==> inputs of 12-10 <==
==> flow/design.v (excerpt) <==
module DMAC #(
    parameter AXI_ID_WD   = 2,
    parameter AXI_DATA_WD = 32,
    parameter AXI_ADDR_WD = 32,
    parameter AXI_STRB_WD = 4
)(
    input                      AXI_ACLK,
    input                      AXI_ARESETN,    
    input                      cmd_valid,
    input  [AXI_ADDR_WD-1 : 0] cmd_addr,
    input  [AXI_ID_WD-1   : 0] cmd_id,
    input  [1 : 0]             cmd_burst,
    input  [2 : 0]             cmd_size,
    input  [AXI_ADDR_WD-1 : 0] cmd_len,
    output                     cmd_ready,
    output                     cmd_abort,
    output [AXI_ADDR_WD-1 : 0] AXI_AWADDR,
    output [AXI_ID_WD-1   : 0] AXI_AWID,
    output [1 : 0]             AXI_AWBURST,
    output [2 : 0]             AXI_AWSIZE,
    output [7 : 0]             AXI_AWLEN,
    output                     AXI_AWVALID,
    input                      AXI_AWREADY,
    output [AXI_DATA_WD-1 : 0] AXI_WDATA,
    output [AXI_STRB_WD-1 : 0] AXI_WSTRB,
    output                     AXI_WLAST,
    output                     AXI_WVALID,
    input                      AXI_WREADY,
    input  [AXI_ID_WD-1   : 0] AXI_BID,
    input  [1 : 0]             AXI_BRESP,
    input                      AXI_BVALID,
    output                     AXI_BREADY,
    output [AXI_ADDR_WD-1 : 0] AXI_ARADDR,
    output [AXI_ID_WD-1   : 0] AXI_ARID,
    output [1 : 0]             AXI_ARBURST,
    output [2 : 0]             AXI_ARSIZE,
    output [7 : 0]             AXI_ARLEN,
    output                     AXI_ARVALID,
    input                      AXI_ARREADY,
    input  [AXI_DATA_WD-1 : 0] AXI_RDATA,
    input                      AXI_RLAST,
    input  [AXI_ID_WD-1   : 0] AXI_RID,
    input  [1 : 0]             AXI_RRESP,
    input                      AXI_RVALID,
    output                     AXI_RREADY
);
export LEC_CHECK = 0
export ABC_AREA = 1
export CAP_MARGIN = 20
export CELL_PAD_IN_SITES_DETAIL_PLACEMENT = 2
export CELL_PAD_IN_SITES_GLOBAL_PLACEMENT = 2
export CORE_MARGIN = 3
export CORE_UTILIZATION = 32
export GPL_TIMING_DRIVEN = 0
export MAX_ROUTING_LAYER = met4
export MIN_ROUTING_LAYER = met1
export SLEW_MARGIN = 5
create_clock -name core_clock -period 6.79 [get_ports {AXI_ACLK}]
run.sh (not shown) runs the stock make flow with config.mk's settings and CLKGATE_MAP_FILE=.
==> inputs of 12-27, as changes to 12-10 <==
ABC_AREA = not set   (was 1)
CELL_PAD_IN_SITES_DETAIL_PLACEMENT = not set   (was 2)
CELL_PAD_IN_SITES_GLOBAL_PLACEMENT = not set   (was 2)
CORE_MARGIN = 2   (was 3)
CORE_UTILIZATION = 68   (was 32)
CTS_CLUSTER_SIZE = 37   (was not set)
GPL_TIMING_DRIVEN = not set   (was 0)
MAX_ROUTING_LAYER = not set   (was met4)
MIN_ROUTING_LAYER = not set   (was met1)
SETUP_SLACK_MARGIN = 0.81   (was not set)
SLEW_MARGIN = 20   (was 5)
==> flow/constraint.sdc (replaced) <==
create_clock -name core_clock -period 3.55 [get_ports {AXI_ACLK}]
set_input_delay 0.7100 -clock core_clock [delete_from_list [all_inputs] [get_ports {AXI_ACLK}]]
set_output_delay 0.7100 -clock core_clock [all_outputs]
set_load 0.01 [all_outputs]
==> comparison <==
In count of clock-buffer cells in the layout, 12-10 and 12-27 do not differ.
Between 12-27 and 12-10, the lower synthesized cell count is in 12-27 (gap 32%, measured against 12-10).
Of 12-27 and 12-10, 12-10 has the higher worst setup slack (gap 2.8 ns).
Power: 12-27 is higher than 12-10 (83%).
Wire length: 12-27 is smaller than 12-10 (28%).
12-27 completed and failed the layout checks on negative setup slack. 12-10 completed with no timing, DRC or antenna violations.

* * *

==> branch violet: inputs <==
DMAC again, from the RTL that the note above started with.
// DMAC
module DMAC #(
    parameter AXI_ID_WD   = 2,
    parameter AXI_DATA_WD = 32,
    parameter AXI_ADDR_WD = 32,
    parameter AXI_STRB_WD = 4
)(
    input                      AXI_ACLK,
    input                      AXI_ARESETN,    
    input                      cmd_valid,
    input  [AXI_ADDR_WD-1 : 0] cmd_addr,
    input  [AXI_ID_WD-1   : 0] cmd_id,
    input  [1 : 0]             cmd_burst,
    input  [2 : 0]             cmd_size,
    input  [AXI_ADDR_WD-1 : 0] cmd_len,
    output                     cmd_ready,
    output                     cmd_abort,
    output [AXI_ADDR_WD-1 : 0] AXI_AWADDR,
    output [AXI_ID_WD-1   : 0] AXI_AWID,
    output [1 : 0]             AXI_AWBURST,
    output [2 : 0]             AXI_AWSIZE,
    output [7 : 0]             AXI_AWLEN,
    output                     AXI_AWVALID,
    input                      AXI_AWREADY,
    output [AXI_DATA_WD-1 : 0] AXI_WDATA,
    output [AXI_STRB_WD-1 : 0] AXI_WSTRB,
    output                     AXI_WLAST,
    output                     AXI_WVALID,
    input                      AXI_WREADY,
    input  [AXI_ID_WD-1   : 0] AXI_BID,
    input  [1 : 0]             AXI_BRESP,
    input                      AXI_BVALID,
    output                     AXI_BREADY,
    output [AXI_ADDR_WD-1 : 0] AXI_ARADDR,
    output [AXI_ID_WD-1   : 0] AXI_ARID,
    output [1 : 0]             AXI_ARBURST,
    output [2 : 0]             AXI_ARSIZE,
    output [7 : 0]             AXI_ARLEN,
    output                     AXI_ARVALID,
    input                      AXI_ARREADY,
    input  [AXI_DATA_WD-1 : 0] AXI_RDATA,
    input                      AXI_RLAST,
    input  [AXI_ID_WD-1   : 0] AXI_RID,
    input  [1 : 0]             AXI_RRESP,
    input                      AXI_RVALID,
    output                     AXI_RREADY
);
make LEC_CHECK=0 ABC_AREA=1 CAP_MARGIN=20 CELL_PAD_IN_SITES_DETAIL_PLACEMENT=0 CELL_PAD_IN_SITES_GLOBAL_PLACEMENT=1 CORE_MARGIN=2 CORE_UTILIZATION=32 HOLD_SLACK_MARGIN=0.06 MIN_ROUTING_LAYER=met2 SLEW_MARGIN=5 finish   # period 6.5 ns
==> inputs of branch maple, as changes to branch violet <==
ABC_AREA = unset   (was 1)
CELL_PAD_IN_SITES_DETAIL_PLACEMENT = unset   (was 0)
CELL_PAD_IN_SITES_GLOBAL_PLACEMENT = unset   (was 1)
CORE_UTILIZATION = 71   (was 32)
CTS_CLUSTER_SIZE = 26   (was unset)
HOLD_SLACK_MARGIN = unset   (was 0.06)
MIN_ROUTING_LAYER = unset   (was met2)
PLACE_DENSITY_LB_ADDON = 0.25   (was unset)
SETUP_SLACK_MARGIN = 1.37   (was unset)
SLEW_MARGIN = 20   (was 5)
TNS_END_PERCENT = 40   (was unset)
==> flow/constraint.sdc (replaced) <==
create_clock -name core_clock -period 6.1 [get_ports {AXI_ACLK}]
set_input_delay 1.2200 -clock core_clock [delete_from_list [all_inputs] [get_ports {AXI_ACLK}]]
set_output_delay 1.2200 -clock core_clock [all_outputs]
set_load 0.01 [all_outputs]
==> inputs of branch fjord, as changes to branch violet <==
ABC_AREA = unset   (was 1)
CELL_PAD_IN_SITES_DETAIL_PLACEMENT = unset   (was 0)
CELL_PAD_IN_SITES_GLOBAL_PLACEMENT = unset   (was 1)
CORE_UTILIZATION = 14   (was 32)
HOLD_SLACK_MARGIN = unset   (was 0.06)
MIN_ROUTING_LAYER = unset   (was met2)
SLEW_MARGIN = 20   (was 5)
==> flow/constraint.sdc (replaced) <==
create_clock -name core_clock -period 9.12 [get_ports {AXI_ACLK}]
set_input_delay 1.8240 -clock core_clock [delete_from_list [all_inputs] [get_ports {AXI_ACLK}]]
set_output_delay 1.8240 -clock core_clock [all_outputs]
set_load 0.01 [all_outputs]
==> results.txt <==
This note records the results obtained with Yosys and OpenROAD.

Power and ir drop
The total power divided by cell area is roughly 330 mW/mm^2. The script extracted a total leakage power of 8.20 nW.

Final timing
The fraction of the cycle the final worst path needs is slightly above 70%.

Logic synthesis
The top-area cell type share of the netlist area is between 20 and 30%. For reference, the mux area share after synthesis is roughly 5.1%.

Setup path
The category of the most critical setup path is primary input to register.

Drt
The via-per-instance ratio is between 6 and 7. The routed length on met1 is about 18,000 um.

Placed design
The cell count after placement is about 2,300.

Status
The run finished with no timing, DRC or antenna violations.
the above is filed under branch maple

==> results.txt <==
This note records the results obtained with Yosys and OpenROAD.

Cells and area
The relative area of non-clock buffer cells in the final design is a little under 10%.

Logic synthesis
The top-area cell type share of the netlist area is between 20% and 30%. In this run, the synthesized area fraction spent on xor and xnor cells is recorded as 8.05%. The mux cell area share after synthesis is 5.05%.

GRT
Global routing consumed, on the met1 layer, roughly an eighth of the routing resources.

Power and ir drop
The power of the clock network is around 1.6 mW. The total power divided by cell area is around 210 mW/mm^2.

Setup path
The critical path is of the primary input to register type.

Placed design
OpenSTA, run right after detailed placement, puts the worst setup slack at between 3 and 4 ns. In this run, placement finished with an instance count of between 3,000 and 4,000.

Drt
In this run the remaining antenna-violating nets after routing total 0. The routed length on met1 is 28,300 um. Per the detail_route report, vias per standard cell equal 3.83.

Min path
The hold path endpoint is axi_master_read.axi_arburst[0]$_DFFE_PN_.

Status
The run finished with no timing, DRC or antenna violations.

Floorplan
The initial utilization of the core area, before any placement, comes to about 14%.
the above is filed under branch fjord

==> results.txt <==
This note records the results obtained with Yosys and OpenROAD.

Logic synthesis
The mux cell area share after synthesis is less than 1%. Summed over its instances, the top area cell type makes up approximately a quarter of the synthesized netlist area.

Drt
For this run, the detailed router reports a per-instance via density of about 7. After detailed routing, the wire length on met1 is 0 um.

Final timing
The fraction of the cycle the final worst path needs is about 61%.

GRT
The global routing usage on met3 is a little under half.

Status
The run finished with no timing, DRC or antenna violations.

Run
The OpenROAD warning count is between 60 and 70.

Power and ir drop
The leakage dissipation is around 10 nW. Power comes to around 7.7 mW. The total power divided by cell area is between 300 and 400 mW/mm^2.

Setup path
The start point of the critical path is axi_master_write.phantom_start$_SDFF_PN0_.
the above is filed under branch violet


* * *

==> inputs of 12-11 <==
Starting RTL as in the previous note.
clock: 6.4 ns
lec_check: 0
abc_area: 1
cap_margin: 20
cell_pad_in_sites_detail_placement: 1
cell_pad_in_sites_global_placement: 2
core_margin: 2
core_utilization: 40
gpl_routability_driven: 0
gpl_timing_driven: 0
min_routing_layer: met2
slew_margin: 20
==> 02-04 (differences from 12-11) <==
ABC_AREA = not set   (was 1)
CELL_PAD_IN_SITES_DETAIL_PLACEMENT = not set   (was 1)
CELL_PAD_IN_SITES_GLOBAL_PLACEMENT = not set   (was 2)
CORE_UTILIZATION = 68   (was 40)
CTS_CLUSTER_SIZE = 37   (was not set)
GPL_ROUTABILITY_DRIVEN = not set   (was 0)
GPL_TIMING_DRIVEN = not set   (was 0)
MIN_ROUTING_LAYER = not set   (was met2)
==> flow/constraint.sdc (replaced) <==
create_clock -name core_clock -period 2.94 [get_ports {AXI_ACLK}]
set_input_delay 0.5880 -clock core_clock [delete_from_list [all_inputs] [get_ports {AXI_ACLK}]]
set_output_delay 0.5880 -clock core_clock [all_outputs]
set_load 0.01 [all_outputs]
==> 10-15 (differences from 12-11) <==
ABC_AREA = not set   (was 1)
CELL_PAD_IN_SITES_DETAIL_PLACEMENT = not set   (was 1)
CELL_PAD_IN_SITES_GLOBAL_PLACEMENT = not set   (was 2)
CORE_UTILIZATION = 70   (was 40)
CTS_CLUSTER_SIZE = 37   (was not set)
GPL_ROUTABILITY_DRIVEN = not set   (was 0)
GPL_TIMING_DRIVEN = not set   (was 0)
MIN_ROUTING_LAYER = not set   (was met2)
SETUP_SLACK_MARGIN = -0.26   (was not set)
==> flow/constraint.sdc (replaced) <==
create_clock -name core_clock -period 2.63 [get_ports {AXI_ACLK}]
set_input_delay 0.5260 -clock core_clock [delete_from_list [all_inputs] [get_ports {AXI_ACLK}]]
set_output_delay 0.5260 -clock core_clock [all_outputs]
set_load 0.01 [all_outputs]
==> 04-01 (differences from 12-11) <==
CELL_PAD_IN_SITES_DETAIL_PLACEMENT = not set   (was 1)
CELL_PAD_IN_SITES_GLOBAL_PLACEMENT = not set   (was 2)
CORE_UTILIZATION = 72   (was 40)
CTS_CLUSTER_DIAMETER = 330   (was not set)
CTS_CLUSTER_SIZE = 93   (was not set)
GPL_ROUTABILITY_DRIVEN = not set   (was 0)
GPL_TIMING_DRIVEN = not set   (was 0)
MIN_ROUTING_LAYER = not set   (was met2)
PLACE_DENSITY = 0.38   (was not set)
==> flow/constraint.sdc (replaced) <==
create_clock -name core_clock -period 2.63 [get_ports {AXI_ACLK}]
set_input_delay 0.5260 -clock core_clock [delete_from_list [all_inputs] [get_ports {AXI_ACLK}]]
set_output_delay 0.5260 -clock core_clock [all_outputs]
set_load 0.01 [all_outputs]
==> results <==
metric	10-15	12-11	04-01	02-04
Top layer used by detailed routing	-	met5	-	met4
Share of the core filled with cells	-	0.493	-	0.923
Final WS setup	-	2.35 ns	-	-0.485 ns
Post-cts resize count	71	0	143	45
Number of multi-input logic gates	-	1958	-	1388
Switching part of the total	-	0.383	-	0.333
Flop-to-flop setup slack	-	2.46 ns	-	-0.48 ns
Smallest hold slack	-	0.432 ns	-	0.435 ns
Cycle use final	-	0.633	-	1.16
Layout Nets	-	3182	-	2478
Unique cell type count in the Yosys netlist	71	57	57	71
WP depth	-	15	-	12
Int Pwr	-	4.94 mW	-	11.1 mW
Post-Synthesis Cells	1865	2731	2731	1865
Effective utilization at floorplan	0.717	0.404	0.731	0.695
Routed length on met3	-	33.0 mm	-	7.34 mm
Count of input and output buffers	217	216	217	217
Status	did not finish	timing/DRC/antenna clean	did not finish	complete, but fails checks
Stage where the flow stopped	global routing	-	global routing	-
Violated checks	-	-	-	negative setup slack
Fraction of post-synthesis cell area in the top cell type by area	0.291	0.261	0.261	0.291
Power figures rest on the tool's default switching activity, not on a simulated workload.
